## AL
==> flow/design.v (excerpt) <==
module apollo_top(
	input clk,
   input rst_n,
	input rs232_rx,	 
	output rs232_tx,	 
	input[7:0] in_ad_data,
	output out_ad_clk,
	output Sftclk,
	output Lchclk,
	output SDout,
	output test1,
	output test2
    );
Size in the first run: ~1,400 flip-flops, about 18 I/O pins, ~57,000 um^2 of cells after synthesis.
clock: 14.1 ns
lec_check: 0
cap_margin: 20
core_margin: 2
core_utilization: 65
setup_slack_margin: 3.87
slew_margin: 20
run.sh (not shown) runs the stock make flow with config.mk's settings and CLKGATE_MAP_FILE=.
Relative to AL, the following input files were edited for PW:
- swapping 3.87 for 1.33 in SETUP_SLACK_MARGIN
- swapping 65 for 72 in CORE_UTILIZATION
- putting PLACE_DENSITY_LB_ADDON at 0.0 where nothing was set
- swapping 14.1 for 4.48 in the clock period (ns, I/O delays scaled along)
Notes after the runs:
- Min leakage dissipation across PW and AL: AL
- From AL to PW the numbers moved as follows: met3 track demand over resource in global routing shows no meaningful change; well tap count shows a reduction of 105; via count of the first global-routing pass shows an increase of 4.5%.
- Looking at power drawn by the sequential cells, PW sits about 220% higher than AL does.
- A top layer reached by signal wires of met5 is what AL shows, while met4 belongs to PW.
- Of PW and AL, AL shows the lower total power, with PW above it.
- The lower count of clock-buffer cells in the layout came out of PW.
- Between AL and PW, the cell count went down.

* * *

apollo_top again, from the RTL that the note above started with.
## apollo_top
module apollo_top(
	input clk,
   input rst_n,
	input rs232_rx,	 
	output rs232_tx,	 
	input[7:0] in_ad_data,
	output out_ad_clk,
	output Sftclk,
	output Lchclk,
	output SDout,
	output test1,
	output test2
    );
wire[7:0] tx_in;
wire tx_write;
wire[7:0] rx_out;
wire rx_over;
my_uart	uart(	.clk(clk),
					.rst_n(rst_n),
					.rs232_rx(rs232_rx),
					.rs232_tx(rs232_tx),
					.tx_in(tx_in),
					.tx_write(tx_write),
					.rx_out(rx_out),
					.rx_over(rx_over)
					);
wire[7:0] recv_in;
wire recv_write;
wire recv_en;
wire recv_rst;
wire [7:0] scode;
wire scode_rdy;
wire [7:0] level;
controller controller(	.clk(clk),
								.rst_n(rst_n),
								.rx_out(rx_out),
								.rx_over(rx_over),
								.recv_in(recv_in),
								.recv_write(recv_write),
								.tx_in(tx_in),
								.tx_write(tx_write),
								.recv_ce(recv_en),
								.recv_rst(recv_rst),
								.scode(scode),
								.scode_rdy(scode_rdy),
								.level(level)
								);
segment_driver segment(	.clk(clk),
								.rst_n(rst_n),
								.bin({2'b00, scode}),
								.refresh(scode_rdy),
								.Sftclk(Sftclk),
								.Lchclk(Lchclk),
								.SDout(SDout));
wire[7:0] ad_data_in;
wire ad_data_rdy;
wire recv_rst_n = rst_n & recv_rst;
ad_driver ad_driver(	.clk(clk),
							.ce(recv_en),
							.rst_n(recv_rst_n),
							.din(in_ad_data),
							.clk_out(out_ad_clk),
							.dout(ad_data_in),
							.ready(ad_data_rdy));
receiver receiver(	.clk(clk),
  ...
Settings: LEC_CHECK=0, ABC_AREA=1, CAP_MARGIN=0, CORE_ASPECT_RATIO=0.72, CORE_MARGIN=2, CORE_UTILIZATION=72, CTS_CLUSTER_DIAMETER=360, CTS_CLUSTER_SIZE=15, HOLD_SLACK_MARGIN=0.3, PLACE_DENSITY_LB_ADDON=0.13, SETUP_SLACK_MARGIN=1.31, SLEW_MARGIN=20; clock period 4.4 ns.
The first run produced a clean layout.
Rerun with:
Settings changed: ABC_AREA 1 to unset, CAP_MARGIN 0 to 20, CORE_ASPECT_RATIO 0.72 to unset, CTS_CLUSTER_DIAMETER 360 to unset, CTS_CLUSTER_SIZE 15 to 32, HOLD_SLACK_MARGIN 0.3 to -0.09, PLACE_DENSITY_LB_ADDON 0.13 to unset, SETUP_SLACK_MARGIN 1.31 to unset.
Clock period 4.4 ns to 17.0 ns, I/O delays scaled along.
Cell area went up slightly.
Setup slack improves by 9.2 ns.
Worst hold slack is worse by 0.019 ns.
Final cell count shrinks by a quarter to a third.
Power shrinks by well over a third.
Die size falls slightly.
Rerun with:
Settings changed: CTS_CLUSTER_SIZE 32 to 51, HOLD_SLACK_MARGIN -0.09 to unset, PLACE_DENSITY_LB_ADDON set to 0.0, SETUP_SLACK_MARGIN set to 1.31.
Clock period 17.0 ns to 4.41 ns, I/O delays scaled along.
Result: Core utilization is higher by 1.0 points; total power increases to 3.9 times its value; setup slack is worse by 9.4 ns; final area increases slightly; synthesized area is unchanged; die size is unchanged; via count increases slightly.
Rerun with:
Settings changed: CORE_UTILIZATION 72 to 40, CTS_CLUSTER_SIZE 51 to unset, PLACE_DENSITY set to 0.6, PLACE_DENSITY_LB_ADDON 0.0 to unset, SETUP_SLACK_MARGIN 1.31 to unset.
Clock period 4.41 ns to 20.0 ns, I/O delays scaled along.
Flip-flop count stays the same.
Sequential share of layout area fell by 0.37 points.
Cell count increases by 15%.
Clock power falls by 78%.
Wire length hardly moves.
Non-clock buffer count falls by 34.
Total power came out lower by 78%.
Power and IR drop assume default switching activity.
